== run A ==
// saw2sin
module saw2sin
( input  var        i_clk
, input  var [15:0] i_saw
, output var [15:0] o_sin
);
logic invert;
always_comb invert = i_saw[15];
logic reverse;
always_comb reverse = i_saw[14];
logic [15:0] qsaw;
always_comb qsaw = reverse
  ? {~i_saw[13:0], 2'b11}  
  : {i_saw[13:0], 2'b01};  
logic [15:0] qsin;
cordic cordic
( .i_qph (qsaw)
, .o_sin (qsin)
);
logic [16:0] sin;
always_ff @(posedge i_clk) sin <= reverse
  ? (invert ? ~{1'b1, qsin[15:0]}           
            : {1'b1, qsin[15:0]} + 17'd1)   
  : (invert ? ~{1'b1, qsin[15:0]} + 17'd2   
            : {1'b1, qsin[15:0]} + 17'd0);  
always_comb o_sin = sin[16:1];
endmodule
Settings: LEC_CHECK=0, ABC_AREA=0, CAP_MARGIN=10, CELL_PAD_IN_SITES_DETAIL_PLACEMENT=0, CORE_MARGIN=7, CORE_UTILIZATION=66, CTS_CLUSTER_DIAMETER=183, CTS_CLUSTER_SIZE=60, GPL_ROUTABILITY_DRIVEN=0, GPL_TIMING_DRIVEN=0, PLACE_DENSITY=0.35, SETUP_SLACK_MARGIN=-2.0, SLEW_MARGIN=20, TNS_END_PERCENT=5; clock period 55.4 ns.
run.sh (not shown) runs the stock make flow with config.mk's settings and CLKGATE_MAP_FILE=.
| run A | all stages done | FAIL | negative setup slack |
Edits applied to the flow inputs when going from run A to run B:
- CTS_CLUSTER_SIZE removed (was 60)
- CORE_UTILIZATION changed from 66 to 28
- SETUP_SLACK_MARGIN changed from -2.0 to 2.98
- CTS_CLUSTER_DIAMETER removed (was 183)
- PLACE_DENSITY removed (was 0.35)
- CORE_MARGIN changed from 7 to 2
- TNS_END_PERCENT changed from 5 to 40
Results
Each of run A and run B falls short of a clean finish.
Complete run, failing final checks: run B, reason negative setup slack.
Run A ran in full, but the layout does not pass; the checks complain about negative setup slack.
The worst-case setup margin in the final layout in run B was higher than what run A gave.
Compare run A and run B | vias per cell lower: run B
Looking at measured slew at the worst slew-check pin, run B sits 0.068 ns higher than run A does.
Comparing the two runs side by side, run B comes out behind run A on global-route wire length before repair.
Total global routing track utilization (higher): run A
[inputs] run C vs run B
- a change of TNS_END_PERCENT from 40 to 65
- an added PLACE_DENSITY of 0.64
- an added CTS_CLUSTER_SIZE of 75
- a change of CORE_UTILIZATION from 28 to 71
- a change of GPL_TIMING_DRIVEN from 0 to 1
- an added MAX_ROUTING_LAYER of met4
- a change of the clock period (ns, I/O delays scaled along) from 55.4 to 63.3
### Flow results
Flow for run C halted at global routing, error code GRT-0232.
Run C vs run B on count of buffers added by post-CTS timing repair for setup: run C is the lower one.
Between run C and run B, horizontal die dimension is higher for run B, run C comes in under that.
Measured against each other, run C and run B differ in site row count, the higher figure coming from run B.
Of run C and run B, the run reporting the lower number of gates resized after cts was run C.
Relative to run B, post-place setup slack increased by 11.96 ns in run C.
Going from run B to run C, effective utilization at floorplan +43 points, number of buffer cells added on primary ports rose about 3.2%, area of the core down about 60%, total die area lost about 60%, count of instantiated cells in the yosys netlist held.
| placed standard-cell area | run C vs run B | about 0.8% lower |
> inputs changed (run C -> run D)
- GPL_ROUTABILITY_DRIVEN removed (was 0)
- CELL_PAD_IN_SITES_DETAIL_PLACEMENT removed (was 0)
- MAX_ROUTING_LAYER removed (was met4)
- PLACE_DENSITY removed (was 0.64)
- SETUP_SLACK_MARGIN removed (was 2.98)
- CTS_CLUSTER_SIZE removed (was 75)
- GPL_TIMING_DRIVEN removed (was 1)
- CAP_MARGIN changed from 10 to 20
- TNS_END_PERCENT removed (was 65)
- CORE_UTILIZATION changed from 71 to 40
- ABC_AREA removed (was 0)
- the clock period (ns, I/O delays scaled along) changed from 63.3 to 70.0
## What came out
Run D | stages: all done | timing, DRC, antenna: all pass
Looking at vertical die dimension, run D sits above run C.
As far as post-synth area from yosys stat goes, run C and run D are indistinguishable; the numbers are identical.
Reported for run C and run D, mean area per synthesized cell turned out identical to the last digit.
Run D: number of placed instances, taps included 6.6% above run C
Run D ends up with higher overall die width than run C does.
Xor-xnor portion of the synthesized cell area came out exactly the same in run C and run D.
Chip area: run D > run C
Compared with run C, run D shows a HPWL after detailed placement that is 2800 µm higher.
## Diff of input files: run E against run D
- a change of CORE_UTILIZATION from 40 to 65
- a change of the clock period (ns, I/O delays scaled along) from 70.0 to 52.8
==> results <==
- No final results exist for run E, since it was stopped by error DPL-0033 during detailed placement.
- On fraction of registers with async set/reset, run D and run E are neck and neck.
- Quantity of I/O buffers inserted on ports: run E vs run D identical
- Number of nets produced by synthesis of run D is on par with run E.
- Die extent in x shrinks by more than 10% when moving from run D to run E.
- Run D -> run E: compound-cell area share of the yosys netlist delta 0, exact match
- Run E vs run D — routability-driven placement congestion ratio rose about 8%.
- Summary of run E over run D: height of the die went down; die area went down; summed standard-cell area reported by yosys did not really move.


## v6
saw2sin again, from the RTL that the note above started with.
Settings: LEC_CHECK=0, ABC_AREA=0, CAP_MARGIN=10, CELL_PAD_IN_SITES_DETAIL_PLACEMENT=2, CELL_PAD_IN_SITES_GLOBAL_PLACEMENT=1, CORE_ASPECT_RATIO=1.35, CORE_MARGIN=6, CORE_UTILIZATION=28, CTS_CLUSTER_SIZE=60, GPL_ROUTABILITY_DRIVEN=1, GPL_TIMING_DRIVEN=0, PLACE_DENSITY=0.83, SETUP_SLACK_MARGIN=2.98, SLEW_MARGIN=20; clock period 55.4 ns.
For v6, the flow was terminated by a tool error in global routing and produced no final design.
Input changes introduced in v7 (baseline for comparison: v6):
- a change of CORE_ASPECT_RATIO from 1.35 to 0.83
- a change of CORE_MARGIN from 6 to 2
- a change of GPL_TIMING_DRIVEN from 0 to 1
### Flow results
Status for v7 and v6: no clean run. v6 did not finish; a tool error ended it in global routing. As the logs show, v7 stopped at clock tree synthesis after a tool error, so it never reached the end of the flow. v7 vs v6 — area of the die dropped by a few percent. [v7] height of the die fell about 23% relative to v6. The lower area after detailed placement of v7 and v6 is in v6. Delta (v7 minus v6): number of buffers inserted by port buffering grew by about 3.2%, floorplan-stage core utilization held steady.


## JK
The RTL this note starts from:
==> flow/design.v <==
`default_nettype none
module cordic
( input  var [15:0] i_qph  
, output var [15:0] o_sin  
);
logic [15:0] i_x;
logic [15:0] i_y;
always_comb i_x = i_qph[15] ? 16'h0000 : 16'hDBD9;
always_comb i_y = i_qph[15] ? 16'hDBD9 : 16'h0000;
logic [22:0] cordic_angle [0:18];
always_comb cordic_angle[ 0] = 23'h25C80A;  
always_comb cordic_angle[ 1] = 23'h13F670;  
always_comb cordic_angle[ 2] = 23'h0A2223;  
always_comb cordic_angle[ 3] = 23'h05161A;  
always_comb cordic_angle[ 4] = 23'h028BAF;  
always_comb cordic_angle[ 5] = 23'h0145EC;  
always_comb cordic_angle[ 6] = 23'h00A2F8;  
always_comb cordic_angle[ 7] = 23'h00517C;  
always_comb cordic_angle[ 8] = 23'h0028BE;  
always_comb cordic_angle[ 9] = 23'h00145F;  
always_comb cordic_angle[10] = 23'h000A2F;  
always_comb cordic_angle[11] = 23'h000517;  
always_comb cordic_angle[12] = 23'h00028B;  
always_comb cordic_angle[13] = 23'h000145;  
always_comb cordic_angle[14] = 23'h0000A2;  
always_comb cordic_angle[15] = 23'h000051;  
always_comb cordic_angle[16] = 23'h000028;  
always_comb cordic_angle[17] = 23'h000014;  
always_comb cordic_angle[18] = 23'h00000A;  
/*verilator lint_off UNOPTFLAT*/
logic [18:0] x [0:19];
logic [18:0] y [0:19];
logic [22:0] p [0:19];
/*verilator lint_on UNOPTFLAT*/
always_comb x[0] = {1'b0, i_x, {2{1'b0}}};
always_comb y[0] = {1'b0, i_y, {2{1'b0}}};
always_comb p[0] = {i_qph, {7{1'b0}}};
/*verilator lint_off ALWCOMBORDER*/
for (genvar i = 0; i < 19; i = i + 1) begin: l_cordic_steps
  always_comb
    if (p[i][22]) begin
      x[i+1] = x[i] + (y[i] >>> (i+1));
      y[i+1] = y[i] - (x[i] >>> (i+1));
      p[i+1] = p[i] + cordic_angle[i];
    end else begin
      x[i+1] = x[i] - (y[i] >>> (i+1));
      y[i+1] = y[i] + (x[i] >>> (i+1));
      p[i+1] = p[i] - cordic_angle[i];
    end
end
/*verilator lint_on ALWCOMBORDER*/
always_comb
  if (i_qph > 16'd65508)   o_sin = 16'hFFFE;
  else if (i_qph < 16'd32) o_sin = i_qph + (i_qph >> 1);
  else                     o_sin = y[19][17:2];
endmodule
`default_nettype none
module saw2sin
( input  var        i_clk
, input  var [15:0] i_saw
, output var [15:0] o_sin
);
logic invert;
always_comb invert = i_saw[15];
logic reverse;
always_comb reverse = i_saw[14];
logic [15:0] qsaw;
always_comb qsaw = reverse
  ? {~i_saw[13:0], 2'b11}  
  : {i_saw[13:0], 2'b01};  
logic [15:0] qsin;
cordic cordic
( .i_qph (qsaw)
, .o_sin (qsin)
);
logic [16:0] sin;
always_ff @(posedge i_clk) sin <= reverse
  ? (invert ? ~{1'b1, qsin[15:0]}           
            : {1'b1, qsin[15:0]} + 17'd1)   
  : (invert ? ~{1'b1, qsin[15:0]} + 17'd2   
            : {1'b1, qsin[15:0]} + 17'd0);  
always_comb o_sin = sin[16:1];
endmodule
Settings: LEC_CHECK=0, CAP_MARGIN=20, CORE_ASPECT_RATIO=0.5, CORE_MARGIN=7, CORE_UTILIZATION=53, CTS_CLUSTER_DIAMETER=330, CTS_CLUSTER_SIZE=95, SLEW_MARGIN=20, TNS_END_PERCENT=5; clock period 70.0 ns.
JK did not stop at any stage, and its layout met the timing, DRC and antenna checks.
[inputs] MS vs JK
Settings: TNS_END_PERCENT no longer set, was 5; CTS_CLUSTER_DIAMETER no longer set, was 330; CORE_MARGIN now 2, was 7; CTS_CLUSTER_SIZE no longer set, was 95; CORE_UTILIZATION now 15, was 53; CORE_ASPECT_RATIO no longer set, was 0.5; the clock period (ns, I/O delays scaled along) now 76.6, was 70.0.
--- outcome ---
- MS vs JK on fraction of the cycle the final worst path needs: MS is the lower one.
--- input diff MS..AL ---
Settings: CORE_UTILIZATION: 15 -> 70; the clock period (ns, I/O delays scaled along): 76.6 -> 54.0.
Results
- Status(AL) = ERROR, stage = detailed placement
- The die outline height of AL falls short of that of MS by about 53%.
- Max share of the core filled by cells before placement across AL and MS: AL
- Re post-synthesis xor/xnor area fraction: no difference whatsoever between MS and AL.
- Diff AL and MS: floorplan row count lower in AL
- Reported for AL and MS, arithmetic-cell share of the synthesized area counting full adders, half adders and majority gates turned out identical to the last digit.
- Area after synthesis came out exactly the same in AL and MS.
- AL vs. MS: number of flops mapped to enable cells by yosys flat; cell total in the yosys stat output flat; chip width down 290 um.
- Last weighted congestion value of the routability-driven placer on AL is up relative to MS.
- The run showing the greater die area is MS.
Input-level comparison between TR and AL:
Settings: changing CORE_UTILIZATION from 70 to 65; changing the clock period (ns, I/O delays scaled along) from 54.0 to 67.6.
--- outcome ---
- [TR] chip area rose about 8% relative to AL
- Summary — global placer's final weighted congestion, TR relative to AL: lower, by 0.10.
- TR ended with every stage complete and zero timing, DRC or antenna violations.
- TR vs. AL: number of standard-cell rows in the floorplan went up 3, vertical die dimension now larger.
- Measured against AL, the area of the core of TR comes out at 1.07 times the reference value.
- As far as number of buffers inserted by port buffering goes, AL and TR are indistinguishable; the numbers are identical.
- Reported for AL and TR, synthesized cell count turned out identical to the last digit.
- Changes observed in TR relative to AL: total I/O pin count barely changed, starting density of the core dropped 4.6 points.
Here is what was changed in the inputs of PW compared with TR.
Settings: ABC_AREA now 1, previously not set; MIN_ROUTING_LAYER now met2, previously not set; CORE_UTILIZATION now 40, was 65; CORE_ASPECT_RATIO now 1.34, previously not set; the clock period (ns, I/O delays scaled along) now 63.8, was 67.6.
[summary]
Compared with TR, PW degrades worst hold slack.
In the metrics for PW and TR, the one carrying the lower number of antenna violations at the first check in global routing is TR.
Re cell depth of the worst min-delay path: PW and TR aren't equal, and the lower value belongs to TR.
Total number of cells along the worst setup path: PW vs TR up 3
PW vs TR: vias per cell up by more than 10%
Measured against TR, the height of the die of PW comes out at 1.5 times the reference value.
| global-route wire length before repair | lower: TR |
PW vs TR: routed metal-1 wirelength down by more than 100%
In PW the area of the chip turned out 44,000 sq um higher than in TR.
| PW | all stages done | FAIL | design-rule violations |
